==> wip/garnet <==
// median
module median
#(
    parameter MEM_DATA_WIDTH = 32,
    parameter LUT_ADDR_WIDTH = 10,  
    parameter MEM_ADDR_WIDTH = 10,  
    parameter PIXEL_DATA_WIDTH = 8,
    parameter IMG_WIDTH  = 320,
    parameter IMG_HEIGHT = 320
)(
    input clk,  
    input rst_n,  
    input [31:0] word0,
    input [31:0] word1,
    input [31:0] word2,
    output [PIXEL_DATA_WIDTH-1:0] pixel1,
    output [PIXEL_DATA_WIDTH-1:0] pixel2,
    output [PIXEL_DATA_WIDTH-1:0] pixel3,
    output [PIXEL_DATA_WIDTH-1:0] pixel4,
    output [LUT_ADDR_WIDTH-1:0] raddr_a,
    output [LUT_ADDR_WIDTH-1:0] raddr_b,
    output [LUT_ADDR_WIDTH-1:0] raddr_c,
    output [MEM_ADDR_WIDTH-1:0] waddr
);
Settings: LEC_CHECK=0, ABC_AREA=1, CAP_MARGIN=20, CORE_MARGIN=2, CORE_UTILIZATION=71, CTS_CLUSTER_DIAMETER=221, CTS_CLUSTER_SIZE=37, SETUP_SLACK_MARGIN=-0.58, SLEW_MARGIN=20; clock period 24.4 ns.
run.sh (not shown) runs the stock make flow with config.mk's settings and CLKGATE_MAP_FILE=.
==> inputs of wip/pepper, as changes to wip/garnet <==
Settings changed: CTS_CLUSTER_DIAMETER 221 to 30, CTS_CLUSTER_SIZE 37 to 71, MAX_ROUTING_LAYER from default to met4, SETUP_SLACK_MARGIN -0.58 to default.
==> flow/constraint.sdc (replaced) <==
create_clock -name core_clock -period 17.6 [get_ports {clk}]
set_input_delay 3.5200 -clock core_clock [delete_from_list [all_inputs] [get_ports {clk}]]
set_output_delay 3.5200 -clock core_clock [all_outputs]
set_load 0.01 [all_outputs]
==> inputs of wip/lagoon, as changes to wip/garnet <==
Settings changed: ABC_AREA 1 to default, CORE_UTILIZATION 71 to 72, CTS_CLUSTER_DIAMETER 221 to default, CTS_CLUSTER_SIZE 37 to default, PLACE_DENSITY from default to 0.66, SETUP_SLACK_MARGIN -0.58 to -1.43.
==> flow/constraint.sdc (replaced) <==
create_clock -name core_clock -period 23.7 [get_ports {clk}]
set_input_delay 4.7400 -clock core_clock [delete_from_list [all_inputs] [get_ports {clk}]]
set_output_delay 4.7400 -clock core_clock [all_outputs]
set_load 0.01 [all_outputs]
==> results <==
wip/pepper died in 5_1_grt (GRT-0116). wip/lagoon ran to the end with violations: max-capacitance violations, max-slew violations, negative setup slack. wip/garnet went through all stages and came out clean.
Against wip/lagoon, the critical path depth of wip/garnet is lower by 13.
Between wip/lagoon and wip/garnet, the lower core utilization is in wip/garnet (gap 7.9 points).
Against wip/lagoon, the synthesized area of wip/garnet is smaller by 4.5%.
Of wip/lagoon and wip/garnet, wip/lagoon has the higher non-clock buffer count (gap 238).
Die size is the same in wip/pepper and wip/garnet.
In wip/lagoon the wire length is larger than in wip/garnet, by about 30%.
Clock skew: wip/garnet is lower than wip/lagoon (42 ps).
Between wip/lagoon and wip/garnet, the lower first-iteration DRC count is in wip/garnet (gap 74%, measured against wip/garnet).
Between wip/garnet and wip/lagoon, the lower count of clock-buffer cells in the layout is in wip/lagoon (gap 2).
In wip/garnet the via count is smaller than in wip/lagoon, by 9.1%.

* * *

==> inputs of v25 <==
Starting RTL as in the previous note.
## median
module median
#(
    parameter MEM_DATA_WIDTH = 32,
    parameter LUT_ADDR_WIDTH = 10,  
    parameter MEM_ADDR_WIDTH = 10,  
    parameter PIXEL_DATA_WIDTH = 8,
    parameter IMG_WIDTH  = 320,
    parameter IMG_HEIGHT = 320
)(
    input clk,  
    input rst_n,  
    input [31:0] word0,
    input [31:0] word1,
    input [31:0] word2,
    output [PIXEL_DATA_WIDTH-1:0] pixel1,
    output [PIXEL_DATA_WIDTH-1:0] pixel2,
    output [PIXEL_DATA_WIDTH-1:0] pixel3,
    output [PIXEL_DATA_WIDTH-1:0] pixel4,
    output [LUT_ADDR_WIDTH-1:0] raddr_a,
    output [LUT_ADDR_WIDTH-1:0] raddr_b,
    output [LUT_ADDR_WIDTH-1:0] raddr_c,
    output [MEM_ADDR_WIDTH-1:0] waddr
);
    wire [PIXEL_DATA_WIDTH-1:0] x2_y1;
    wire [PIXEL_DATA_WIDTH-1:0] x2_y0;
    wire [PIXEL_DATA_WIDTH-1:0] x2_ym1;
    wire [PIXEL_DATA_WIDTH-1:0] x1_y1;
    wire [PIXEL_DATA_WIDTH-1:0] x1_y0;
    wire [PIXEL_DATA_WIDTH-1:0] x1_ym1;
    wire [PIXEL_DATA_WIDTH-1:0] x0_y1;
    wire [PIXEL_DATA_WIDTH-1:0] x0_y0;
    wire [PIXEL_DATA_WIDTH-1:0] x0_ym1;
    wire [PIXEL_DATA_WIDTH-1:0] xm1_y1;
    wire [PIXEL_DATA_WIDTH-1:0] xm1_y0;
    wire [PIXEL_DATA_WIDTH-1:0] xm1_ym1;
    assign x2_y1   = word0[PIXEL_DATA_WIDTH-1:0];
    assign x2_y0   = word1[PIXEL_DATA_WIDTH-1:0];
    assign x2_ym1  = word2[PIXEL_DATA_WIDTH-1:0];
    assign x1_y1   = word0[(PIXEL_DATA_WIDTH*2)-1:PIXEL_DATA_WIDTH];
  ...
clock: 19.3 ns
lec_check: 0
abc_area: 1
cap_margin: 20
core_margin: 2
core_utilization: 70
cts_cluster_diameter: 209
cts_cluster_size: 36
hold_slack_margin: 0.28
setup_slack_margin: -0.89
slew_margin: 20
==> inputs of v33, as changes to v25 <==
CORE_UTILIZATION = 72   (was 70)
CTS_CLUSTER_DIAMETER = 66   (was 209)
CTS_CLUSTER_SIZE = 10   (was 36)
HOLD_SLACK_MARGIN = unset   (was 0.28)
SETUP_SLACK_MARGIN = unset   (was -0.89)
==> flow/constraint.sdc (replaced) <==
create_clock -name core_clock -period 12.4 [get_ports {clk}]
set_input_delay 2.4800 -clock core_clock [delete_from_list [all_inputs] [get_ports {clk}]]
set_output_delay 2.4800 -clock core_clock [all_outputs]
set_load 0.01 [all_outputs]
==> inputs of v13, as changes to v25 <==
ABC_AREA = unset   (was 1)
CORE_UTILIZATION = 68   (was 70)
CTS_CLUSTER_DIAMETER = 47   (was 209)
CTS_CLUSTER_SIZE = 42   (was 36)
HOLD_SLACK_MARGIN = unset   (was 0.28)
SETUP_SLACK_MARGIN = unset   (was -0.89)
==> flow/constraint.sdc (replaced) <==
create_clock -name core_clock -period 16.2 [get_ports {clk}]
set_input_delay 3.2400 -clock core_clock [delete_from_list [all_inputs] [get_ports {clk}]]
set_output_delay 3.2400 -clock core_clock [all_outputs]
set_load 0.01 [all_outputs]
==> flow_summary_export.csv <==
group,metric,value,unit
synth,yosysMostFrequentCell,"ha_1",
placed_design,dp_slack,-6.81,ns
outcome,haltStage,"clock tree synthesis (4_1_cts)",
floorplan,chipArea,0.0358,mm^2
synth,xor_share,2.81,%
outcome,error_line,"[ERROR DPL-0038] Utilization greater than 100%, impossible to legalize",
synth,avgSynthCellArea,7.56,um^2
outcome,outcome,"did not finish",
Source of the figures above: v13

==> flow_summary_export.csv <==
group,metric,value,unit
synth,avgSynthCellArea,6.27,um^2
outcome,haltStage,"detailed placement (3_5_place_dp)",
outcome,outcome,"did not finish",
floorplan,chipArea,0.0324,mm^2
synth,top_logic_kind,"simple AND/OR/NAND/NOR gates",
synth,xor_share,1.69,%
outcome,error_line,"[ERROR DPL-0038] Utilization greater than 100%, impossible to legalize",
synth,adder_share,24.4,%
Source of the figures above: v33

==> flow_summary_export.csv <==
group,metric,value,unit
synth,xor_share,1.69,%
placed_design,dp_slack,-0.817,ns
cts,cts_resized,1,
final_timing,fin_ws,-1.03,ns
outcome,failed_checks,"setup timing",
drt,drt_iter0_drc,2522,
synth,avgSynthCellArea,6.27,um^2
outcome,outcome,"failed layout checks",
final_timing,hold_viol_final,0,
floorplan,chipArea,0.0333,mm^2
final_timing,setup_viol,8,
synth,yosysTopAreaCell,"ha_1",
synth,ys_sh_mux,0,%
floorplan,row_count,65,
Source of the figures above: v25

